// UART
module UART
#(
    parameter [ 2:0] WAIT_ACTI      = 3'b001,
    parameter [ 2:0] SEND_CHAR      = 3'b010,
    parameter [ 2:0] RDY            = 3'b011,
    parameter [ 2:0] WAIT_RDY       = 3'b100,
    parameter [ 3:0] BTN_STR_LEN    = 4'd8,
    parameter [ 1:0] PARROT_STR_LEN = 2'd3,
    parameter        BTN            = 1'b0,
    parameter        PARROT         = 1'b1,
    parameter [13:0] BAUD_TMR_MAX   = 14'd15  
)
(
    input  wire CLK,        
    input  wire rst,        
    input  wire btn_0,      
    output wire UART_TX,    
    input  wire UART_RX     
);
reg  [ 2:0] uart_state;
wire [ 7:0] btn_str        [ 7:0];
reg  [ 3:0] str_idx;
reg         send_mode;
reg         send_char;
wire        send;
reg  [ 7:0] send_data;
wire        ready;
assign send = send_char;
wire [ 7:0] recv_data;
wire        vald_data;
wire        w_enable;
wire        r_enable;
wire [ 7:0] r_data;
wire [ 8:0] count;
assign btn_str[0] = 8'h02;  
assign btn_str[1] = 8'h41;  
assign btn_str[2] = 8'h52;  
assign btn_str[3] = 8'h54;  
assign btn_str[4] = 8'h59;  
assign btn_str[5] = 8'h0D;  
assign btn_str[6] = 8'h0A;  
assign btn_str[7] = 8'h03;  
UART_TX_CTRL #(.TMR_MAX(BAUD_TMR_MAX)) uart_tx_ctrl (
    CLK,
    rst,
    send,
    send_data,
    ready,
    UART_TX
);
UART_RX_CTRL #(.TMR_MAX(BAUD_TMR_MAX)) uart_rx_ctrl (
    CLK,
    rst,
    UART_RX,
    recv_data,
    vald_data
);
assign w_enable = (vald_data == 1'b1 && count < 2**8);
assign r_enable = (count > 0 && uart_state == WAIT_ACTI)? 1 : 0;
FIFO fifo (
    CLK,
    rst,
    w_enable,
    r_enable,
    recv_data,  
    r_data,
    count
);
always @(posedge CLK) begin : state_transition
    if (rst) begin
        uart_state <= WAIT_ACTI;
        send_mode  <= BTN;
    end
    else
    case (uart_state)
        WAIT_ACTI:
            if (r_enable) begin
                uart_state <= SEND_CHAR;
                send_mode  <= PARROT;
            end
            else if (btn_0 == 1'b1) begin
                uart_state <= SEND_CHAR;
                send_mode  <= BTN;
            end
        SEND_CHAR:
            uart_state <= RDY;
        RDY:
            uart_state <= WAIT_RDY;
  ...
export LEC_CHECK = 0
export CAP_MARGIN = 20
export CORE_MARGIN = 2
export CORE_UTILIZATION = 40
export SLEW_MARGIN = 20
create_clock -name core_clock -period 10.0 [get_ports {CLK}]
run.sh (not shown) runs the stock make flow with config.mk's settings and CLKGATE_MAP_FILE=.
The baseline produced a clean layout.
Rerun with:
--- a/flow/config.mk
+++ b/flow/config.mk
@@ -10 +10 @@
-export CORE_UTILIZATION = 40
+export CORE_UTILIZATION = 72
==> flow/constraint.sdc (replaced) <==
create_clock -name core_clock -period 2.72 [get_ports {CLK}]
set_input_delay 0.5440 -clock core_clock [delete_from_list [all_inputs] [get_ports {CLK}]]
set_output_delay 0.5440 -clock core_clock [all_outputs]
set_load 0.01 [all_outputs]
What happened:
- With this change the flow finished with setup timing left
- power increases to 4.0 times its value
- first-iteration DRC count is higher by well over a third
- die size drops by well over a third
- cell count falls by a little under a tenth
- design area went up by a few percent
Rerun with:
--- a/flow/config.mk
+++ b/flow/config.mk
@@ -8,0 +9 @@
+export CORE_ASPECT_RATIO = 1.34
@@ -10 +11,4 @@
-export CORE_UTILIZATION = 72
+export CORE_UTILIZATION = 40
+export CTS_CLUSTER_DIAMETER = 306
+export GPL_ROUTABILITY_DRIVEN = 0
+export PLACE_DENSITY_LB_ADDON = 0.23
==> flow/constraint.sdc (replaced) <==
create_clock -name core_clock -period 10.0 [get_ports {CLK}]
set_input_delay 2.0000 -clock core_clock [delete_from_list [all_inputs] [get_ports {CLK}]]
set_output_delay 2.0000 -clock core_clock [all_outputs]
set_load 0.01 [all_outputs]
What happened: The changed run finished clean; count of clock-buffer cells in the layout rises by 14; synthesized area is unchanged; via count falls by 17%.
Rerun with:
--- a/flow/config.mk
+++ b/flow/config.mk
@@ -9 +8,0 @@
-export CORE_ASPECT_RATIO = 1.34
@@ -11,4 +10,4 @@
-export CORE_UTILIZATION = 40
-export CTS_CLUSTER_DIAMETER = 306
-export GPL_ROUTABILITY_DRIVEN = 0
-export PLACE_DENSITY_LB_ADDON = 0.23
+export CORE_UTILIZATION = 72
+export CTS_CLUSTER_DIAMETER = 395
+export PLACE_DENSITY_LB_ADDON = 0.01
+export SETUP_SLACK_MARGIN = 0.73
==> flow/constraint.sdc (replaced) <==
create_clock -name core_clock -period 2.77 [get_ports {CLK}]
set_input_delay 0.5540 -clock core_clock [delete_from_list [all_inputs] [get_ports {CLK}]]
set_output_delay 0.5540 -clock core_clock [all_outputs]
set_load 0.01 [all_outputs]
=>
- The changed run completed and failed the layout checks on setup timing
- via count came out higher by about a fifth
- total power came out higher to 3.9 times its value
- worst setup slack is worse by 5800 ps
- final cell count came out lower by a few percent
- first-iteration DRC count came out higher by well over a third
- clock skew came out higher by 7.4 ps
- area after synthesis stays the same
- wire length came out higher by about a fifth
- cell area came out higher by roughly a tenth
- global-route usage came out higher by 23 points

========
JK:
UART again, from the RTL that the note above started with.
Settings: LEC_CHECK=0, CAP_MARGIN=20, CORE_ASPECT_RATIO=0.71, CORE_MARGIN=2, CORE_UTILIZATION=72, CTS_CLUSTER_DIAMETER=103, PLACE_DENSITY_LB_ADDON=0.01, SLEW_MARGIN=20; clock period 2.77 ns.
JK: complete, dirty (negative setup slack)
Changes in MS relative to JK:
Settings: removing PLACE_DENSITY_LB_ADDON (formerly 0.01); changing CORE_UTILIZATION from 72 to 65; removing CORE_ASPECT_RATIO (formerly 0.71); setting TNS_END_PERCENT to 5 for the first time; setting MAX_ROUTING_LAYER to met4 for the first time; changing CTS_CLUSTER_DIAMETER from 103 to 234; changing the clock period (ns, I/O delays scaled along) from 2.77 to 6.52.
## What came out
- The flow did not stop early for MS: all stages ran, and the layout cleared the timing, design-rule and antenna checks.
- The via count reported for MS is lower than the one for JK.
- Diff JK -> MS | hold slack | increase of 0.17 ns
- Setup WNS JK -> MS: better
- Worst setup path endpoint = fifo.count[7]: MS; worst setup path endpoint = fifo.r_data[7]: JK
[inputs] AL vs MS
Settings: PLACE_DENSITY_LB_ADDON: unset -> 0.01; TNS_END_PERCENT: 5 -> unset; CTS_CLUSTER_SIZE: unset -> 19; MAX_ROUTING_LAYER: met4 -> unset; CORE_UTILIZATION: 65 -> 72; SETUP_SLACK_MARGIN: unset -> -0.19; CTS_CLUSTER_DIAMETER: 234 -> 103; the clock period (ns, I/O delays scaled along): 6.52 -> 2.59.
Results
AL -> stages 100% | layout checks FAIL | negative setup slack. AL does worse than MS on via count. [compare] base=MS new=AL: cell count of the worst reg-to-reg path lower; cell count higher; fmax higher; utilization higher; post-route total power higher. On AL: relative max-transition margin is 23 points higher than what MS gave. Lower global-route total usage across every layer was reported by MS, not AL. Endpoint of the worst setup timing path: fifo.count[7] -> MS, fifo.r_data[6] -> AL. The highest metal layer used by the detailed router comes out met4 in one run and met5 in the other, namely in MS and AL respectively. Residual overflow from global routing across AL and MS: no real change. Share of total power in the clock network ended up 9.9 points lower on AL than on MS.

========
The RTL this note starts from:
==> flow/design.v <==
module UART_TX_CTRL
#(
    parameter [ 1:0] RDY       = 2'b01,
    parameter [ 1:0] LOAD      = 2'b10,
    parameter [ 1:0] SEND      = 2'b11,
    parameter [ 3:0] IDX_MAX   = 10,
    parameter [13:0] TMR_MAX   = 14'b10100010110000  
)
(
    input  wire       CLK,
    input  wire       rst,
    input  wire       send,
    input  wire [7:0] send_data,
    output wire       ready,
    output wire       UART_TX
);
reg         tx_bit;
reg  [ 1:0] tx_state;
reg  [ 9:0] tx_data;
reg  [ 3:0] index;
reg  [13:0] tx_tmr;
wire        bit_done;
always @(posedge CLK) begin : state_transition
    if (rst)
        tx_state <= RDY;
    else
    case (tx_state)
        RDY:
            if (send)
                tx_state <= LOAD;
        LOAD:
            tx_state <= SEND;
        SEND:
            if (bit_done) begin
                if (index == IDX_MAX)
                    tx_state <= RDY;
                else
                    tx_state <= LOAD;
            end
        default:  
            tx_state <= RDY;
    endcase
end
always @(posedge CLK) begin : timing
    if (rst || tx_state == RDY) begin
        tx_tmr <= 14'd0;
    end
    else begin
        if (bit_done)
            tx_tmr <= 14'd0;
        else
            tx_tmr <= tx_tmr + 1;
    end
end
always @(posedge CLK) begin : increment_index
    if (rst || tx_state == RDY)
        index <= 0;
    else if (tx_state == LOAD)
        index <= index + 1;
end
always @(posedge CLK) begin : data_latch
    if (send)
        tx_data <= {1'b1, send_data, 1'b0};
end
always @(posedge CLK) begin : bit0
    if (rst || tx_state == RDY)
        tx_bit <= 1'b1;
    else if (tx_state == LOAD)
        tx_bit <= tx_data[index];
end
assign bit_done = (tx_tmr == TMR_MAX)? 1 : 0;
assign UART_TX   = tx_bit;
assign ready     = (tx_state == RDY)? 1 : 0;
endmodule
module UART_RX_CTRL
#(
    parameter [ 2:0] WAIT_START  = 3'b001,
    parameter [ 2:0] STORE_START = 3'b010,
    parameter [ 2:0] STORE_DATA  = 3'b011,
    parameter [ 2:0] STORE_STOP  = 3'b100,
    parameter [ 2:0] STORE_LAST  = 3'b101,
    parameter [13:0] TMR_MAX     = 14'b10100010110000  
)(
    input  wire        CLK,
    input  wire        rst,
    input  wire        UART_RX,
    output reg  [ 7:0] recv_data,
    output wire        vald_data
);
reg  [ 2:0] rx_reg;
reg  [ 2:0] rx_state;
reg  [13:0] rx_tmr;
reg  [ 2:0] bit_count;
wire        sample_point;
wire        startbit_detected;
always @(posedge CLK) begin : rx_latch_n_shift
    if (rst)
        rx_reg <= 3'd0;
    else
        rx_reg <= {rx_reg[1:0], UART_RX};
end
function set_startbit_detected;
    input state, rx2, rx1;
    begin
        if (state==WAIT_START && rx2==1'b1 && rx1==1'b0)
            set_startbit_detected = 1'b1;
        else
            set_startbit_detected = 1'b0;
    end
endfunction
assign startbit_detected = set_startbit_detected(
                            rx_state,
                            rx_reg[2],
                            rx_reg[1]
                        );
always @(posedge CLK) begin : rx_timer
    if (rst) begin
        rx_tmr <= 14'd0;
    end
    else if (startbit_detected == 1'b1) begin
        rx_tmr <= 14'd0;
    end
    else begin
        if (rx_tmr == TMR_MAX)
            rx_tmr <= 14'd0;
        else
            rx_tmr <= rx_tmr + 14'd1;
    end
end
assign sample_point = (rx_tmr == 14'd0)? 1'b1 : 1'b0;
always @(posedge CLK) begin : state_transition_n_bit_count
    if (rst) begin
        rx_state  <= WAIT_START;
        bit_count <= 3'd0;
    end
    else
    case (rx_state)
        WAIT_START:
            if (startbit_detected == 1'b1) begin
                rx_state <= STORE_START;
                bit_count <= 3'd0;
            end
        STORE_START:
            if (sample_point == 1'b1) begin
                if (rx_reg[1] == 1'b0)
                    rx_state <= STORE_DATA;
                else  
                    rx_state <= WAIT_START;
            end
        STORE_DATA:
            if (sample_point == 1'b1) begin
                recv_data <= {rx_reg[1], recv_data[7:1]};
                if (bit_count == 3'd7)
                    rx_state <= STORE_STOP;
                else
                    bit_count <= bit_count + 3'd1;
            end
        STORE_STOP:
            if (sample_point == 1'b1) begin
                if (rx_reg[1] == 1'b1)
                    rx_state <= STORE_LAST;
                else  
                    rx_state <= WAIT_START;
            end
        STORE_LAST:
            rx_state <= WAIT_START;
        default:  
            rx_state <= WAIT_START;
    endcase
end
assign vald_data = (rx_state == STORE_LAST)? 1'b1 : 1'b0;
endmodule
module FIFO
#(
    parameter ADDR_WIDTH = 8,
    parameter DATA_WIDTH = 8
)
(
    input  wire                  CLK,
    input  wire                  rst,
    input  wire                  w_enable,
    input  wire                  r_enable,
    input  wire [DATA_WIDTH-1:0] w_data,
    output reg  [DATA_WIDTH-1:0] r_data,
    output reg  [ADDR_WIDTH:0]   count
);
reg [ADDR_WIDTH-1:0] w_addr;
reg [ADDR_WIDTH-1:0] r_addr;
reg [DATA_WIDTH-1:0] ram [2**ADDR_WIDTH-1:0];
always @(posedge CLK) begin : dpm
    if (w_enable)
        ram[w_addr] <= w_data;
    if (rst)
        r_data      <= 0;
    else if (r_enable)
        r_data      <= ram[r_addr];
end
always @(posedge CLK) begin : addr
    if (rst) begin
        w_addr <= 0;
        r_addr <= 0;
    end
    else begin
        if (w_enable)
            w_addr <= w_addr + 1'b1;
        if (r_enable)
            r_addr <= r_addr + 1'b1;
    end
end
always @(posedge CLK) begin : count_data
    if (rst)
        count <= 0;
    else
    case ({w_enable, r_enable})
        2'b00: count <= count;
        2'b01: count <= count - 1'b1;
        2'b10: count <= count + 1'b1;
        2'b11: count <= count;
    endcase
end
endmodule
module UART
#(
    parameter [ 2:0] WAIT_ACTI      = 3'b001,
    parameter [ 2:0] SEND_CHAR      = 3'b010,
    parameter [ 2:0] RDY            = 3'b011,
    parameter [ 2:0] WAIT_RDY       = 3'b100,
    parameter [ 3:0] BTN_STR_LEN    = 4'd8,
    parameter [ 1:0] PARROT_STR_LEN = 2'd3,
    parameter        BTN            = 1'b0,
    parameter        PARROT         = 1'b1,
    parameter [13:0] BAUD_TMR_MAX   = 14'd15  
)
(
    input  wire CLK,        
    input  wire rst,        
    input  wire btn_0,      
    output wire UART_TX,    
    input  wire UART_RX     
);
reg  [ 2:0] uart_state;
wire [ 7:0] btn_str        [ 7:0];
reg  [ 3:0] str_idx;
reg         send_mode;
reg         send_char;
wire        send;
reg  [ 7:0] send_data;
wire        ready;
assign send = send_char;
wire [ 7:0] recv_data;
wire        vald_data;
wire        w_enable;
wire        r_enable;
wire [ 7:0] r_data;
wire [ 8:0] count;
assign btn_str[0] = 8'h02;  
assign btn_str[1] = 8'h41;  
assign btn_str[2] = 8'h52;  
assign btn_str[3] = 8'h54;  
assign btn_str[4] = 8'h59;  
assign btn_str[5] = 8'h0D;  
assign btn_str[6] = 8'h0A;  
assign btn_str[7] = 8'h03;  
UART_TX_CTRL #(.TMR_MAX(BAUD_TMR_MAX)) uart_tx_ctrl (
    CLK,
    rst,
    send,
    send_data,
    ready,
    UART_TX
);
UART_RX_CTRL #(.TMR_MAX(BAUD_TMR_MAX)) uart_rx_ctrl (
    CLK,
    rst,
    UART_RX,
    recv_data,
    vald_data
);
assign w_enable = (vald_data == 1'b1 && count < 2**8);
assign r_enable = (count > 0 && uart_state == WAIT_ACTI)? 1 : 0;
FIFO fifo (
    CLK,
    rst,
    w_enable,
    r_enable,
    recv_data,  
    r_data,
    count
);
always @(posedge CLK) begin : state_transition
    if (rst) begin
        uart_state <= WAIT_ACTI;
        send_mode  <= BTN;
    end
    else
    case (uart_state)
        WAIT_ACTI:
            if (r_enable) begin
                uart_state <= SEND_CHAR;
                send_mode  <= PARROT;
            end
            else if (btn_0 == 1'b1) begin
                uart_state <= SEND_CHAR;
                send_mode  <= BTN;
            end
        SEND_CHAR:
            uart_state <= RDY;
        RDY:
            uart_state <= WAIT_RDY;
        WAIT_RDY:
            if (ready == 1'b1) begin
                case (send_mode)
                    PARROT: begin
                        uart_state <= WAIT_ACTI;
                    end
                    BTN: begin
                        if (str_idx == BTN_STR_LEN)
                            uart_state <= WAIT_ACTI;
                        else
                            uart_state <= SEND_CHAR;
                    end
                endcase
            end
        default:  
            uart_state <= WAIT_ACTI;
    endcase
end
always @(posedge CLK) begin : inc_idx
    if (rst || uart_state == WAIT_ACTI)
        str_idx <= 0;
    else if (uart_state == SEND_CHAR)
        str_idx <= str_idx + 1;
end
always @(posedge CLK) begin : char_load
    if (rst) begin
        send_char <= 1'b0;
        send_data <= 0;
    end
    else if (uart_state == SEND_CHAR) begin
        send_char <= 1'b1;
        if (send_mode == PARROT)
            send_data <= r_data;
        else if (send_mode == BTN)
            send_data <= btn_str[str_idx[2:0]];
    end
    else begin
        send_char <= 1'b0;
    end
end
endmodule
Settings: LEC_CHECK=0, CAP_MARGIN=20, CORE_MARGIN=2, CORE_UTILIZATION=72, CTS_CLUSTER_DIAMETER=365, CTS_CLUSTER_SIZE=22, HOLD_SLACK_MARGIN=0.3, PLACE_DENSITY_LB_ADDON=0.01, SETUP_SLACK_MARGIN=0.83, SLEW_MARGIN=20; clock period 2.91 ns.
The baseline produced a layout that fails on negative setup slack.
==> next run, changes <==
CORE_UTILIZATION = 70   (was 72)
CTS_CLUSTER_DIAMETER = unset   (was 365)
CTS_CLUSTER_SIZE = 35   (was 22)
HOLD_SLACK_MARGIN = unset   (was 0.3)
MAX_ROUTING_LAYER = met4   (was unset)
PLACE_DENSITY_LB_ADDON = unset   (was 0.01)
SETUP_SLACK_MARGIN = unset   (was 0.83)
clock period = 6.44 ns   (was 2.91 ns; I/O delays follow)
Result: The new run passed the timing, design-rule and antenna checks; cell count drops by 6.2%; combinational power drops by 67%; area after synthesis stays the same; setup slack improved by 2000 ps.
Power figures rest on the tool's default switching activity, not on a simulated workload.
